run A:
// main_sync
module main_sync(clk, rst, ld_we, ld_addr, ld_data, start, a_addr, b_addr, c_addr,
		count, ready, done, result, rd_addr, rd_data);
parameter N = 32;
input clk;
input rst;
input ld_we;
input [3:0] ld_addr;
input [N-1:0] ld_data;
input start;
input [3:0] a_addr;
input [3:0] b_addr;
input [3:0] c_addr;
input [3:0] count;
output ready;
output reg done;
output [N-1:0] result;
input [3:0] rd_addr;
output [N-1:0] rd_data;
localparam IDLE = 2'd0, FIRST = 2'd1, MUL = 2'd2, WB = 2'd3;
reg [1:0] state;
reg [3:0] cnt;
reg [3:0] dst;
reg [N-1:0] reg_C;
wire [N-1:0] reg_A;
wire [N-1:0] reg_B;
wire [N-1:0] product;
wire go = (state == IDLE) && start;
reg_sync register(.in_address_1(a_addr), .in_address_2(b_addr), .in_address_3(rd_addr),
		.out_data_1(reg_A), .out_data_2(reg_B), .out_data_3(rd_data),
		.write_address_1(ld_addr), .write_address_2(dst),
		.write_data_1(ld_data), .write_data_2(reg_C),
		.write_enable_1(ld_we && (state == IDLE) && !start), .write_enable_2(state == WB),
		.read_enable_1(go), .read_enable_2(go), .read_enable_3(1'b1),
		.rst(rst), .clk(clk));
multiplier mult(.Rm(reg_A), .Rs((state == FIRST) ? reg_B : reg_C), .result(product));
  ...
make LEC_CHECK=0 CAP_MARGIN=20 CELL_PAD_IN_SITES_DETAIL_PLACEMENT=0 CORE_MARGIN=2 CORE_UTILIZATION=72 CTS_CLUSTER_DIAMETER=294 PLACE_DENSITY=0.67 SETUP_SLACK_MARGIN=-0.39 SLEW_MARGIN=35 TNS_END_PERCENT=90 finish   # period 5.18 ns
run.sh (not shown) runs the stock make flow with config.mk's settings and CLKGATE_MAP_FILE=.
Status run A: flow complete, layout not clean - negative setup slack
The following lists how run B was set up differently from run A:
Settings: putting HOLD_SLACK_MARGIN at -0.09 where nothing was set; swapping 20 for 5 in CAP_MARGIN; swapping -0.39 for 0.8 in SETUP_SLACK_MARGIN; swapping 5.18 for 6.17 in the clock period (ns, I/O delays scaled along).
Notes after the runs:
Although run B finished all stages, its layout failed final checks on negative setup slack.
Die extent in x delta (run A -> run B): insignificant
In terms of count of multi-input gates, run A and run B differ only marginally.
The via count of run B is lower than that of run A.
Compared with run A, in run B part of the total power dissipated in sequential elements now larger, portion of total power attributed to the clock network now smaller.
--- input diff run B..run C ---
Settings: CAP_MARGIN changed from 5 to 20; CTS_CLUSTER_DIAMETER removed (was 294); SLEW_MARGIN changed from 35 to 20; TNS_END_PERCENT removed (was 90); SETUP_SLACK_MARGIN changed from 0.8 to 1.35; CELL_PAD_IN_SITES_DETAIL_PLACEMENT removed (was 0); PLACE_DENSITY removed (was 0.67); CTS_CLUSTER_SIZE newly set to 27; HOLD_SLACK_MARGIN removed (was -0.09); PLACE_DENSITY_LB_ADDON newly set to 0.26; the clock period (ns, I/O delays scaled along) changed from 6.17 to 4.92.
Although run C finished all stages, its layout failed final checks on negative setup slack.
The higher met3 wire length of run B and run C is in run C.
Compared with run B, in run C final critical path time including I/O delays and setup climbed 0.13 ns; first-pass GRT wire length went up; post-layout instance area went up; final wirelength went up by about 1.5%; multi-input gate share of the layout cell area saw little to no change.
Delta(combinational power, run C - run B) > 0
Run C vs run B: fmax down slightly
--- input diff run C..run D ---
Settings: changing CORE_UTILIZATION from 72 to 40; removing PLACE_DENSITY_LB_ADDON (formerly 0.26); removing SETUP_SLACK_MARGIN (formerly 1.35); removing CTS_CLUSTER_SIZE (formerly 27); changing the clock period (ns, I/O delays scaled along) from 4.92 to 8.56.
==> results <==
Ran to the end and failed final checks on negative setup slack: run C.
Every stage of the flow completed for run D, and the final layout passed the timing, DRC and antenna checks.
[compare] base=run C new=run D: hold slack saw a decrease, count of port buffers added during placement saw little to no change.
Part of the power in combinational logic, run D and run C: larger value in run C
The core of run D is less densely filled than that of run C.
From run C to run D, flip-flop count did not move at all.
Taking run C as the reference, in run D number of stages on the worst setup path fell 8.0%; number of tapcells +about 80%.
In run D, the final critical-path required period came out 0.60 ns above the value in run C.
The following lists how run E was set up differently from run D:
Settings: SETUP_SLACK_MARGIN: unset -> 1.87; CORE_UTILIZATION: 40 -> 66; the clock period (ns, I/O delays scaled along): 8.56 -> 7.33.
[summary]
Ran to the end and failed final checks on negative setup slack: run E. Against run D, first-iteration DRC count in run E rose by more than a quarter. Fmax delta (run E − run D): favourable. As far as post-CTS clock slew at the launch and capture registers of the worst setup and hold paths is concerned, run E and run D perform about the same. In the flow results for run D and run E, the final-stage net count is smaller on run D. The number of multi-input combinational cells was comparable across run D and run E.
Here is what was changed in the inputs of run F compared with run E.
Settings: removing SETUP_SLACK_MARGIN (formerly 1.87); setting PLACE_DENSITY_LB_ADDON to 0.26 for the first time; changing CORE_UTILIZATION from 66 to 72; changing the clock period (ns, I/O delays scaled along) from 7.33 to 7.3.
==> comparison <==
Run F: setup fix buffers added after clock tree synthesis is 27 lower than what run E reported.
Looking at final cell utilization of the core across run E and run F, the one that comes out lower is run E.
Number of antenna violations at the first check in global routing is lower on run E
Compared to run E, run F has placer congestion estimate 2.0% higher.
Wire length: run F vs run E up about 2%
The flow completed for run F, but it is not clean: the layout still shows negative setup slack.
Run F ends up with a clock group total power that is about 4% higher than in run E.
Power figures rest on the tool's default switching activity, not on a simulated workload.
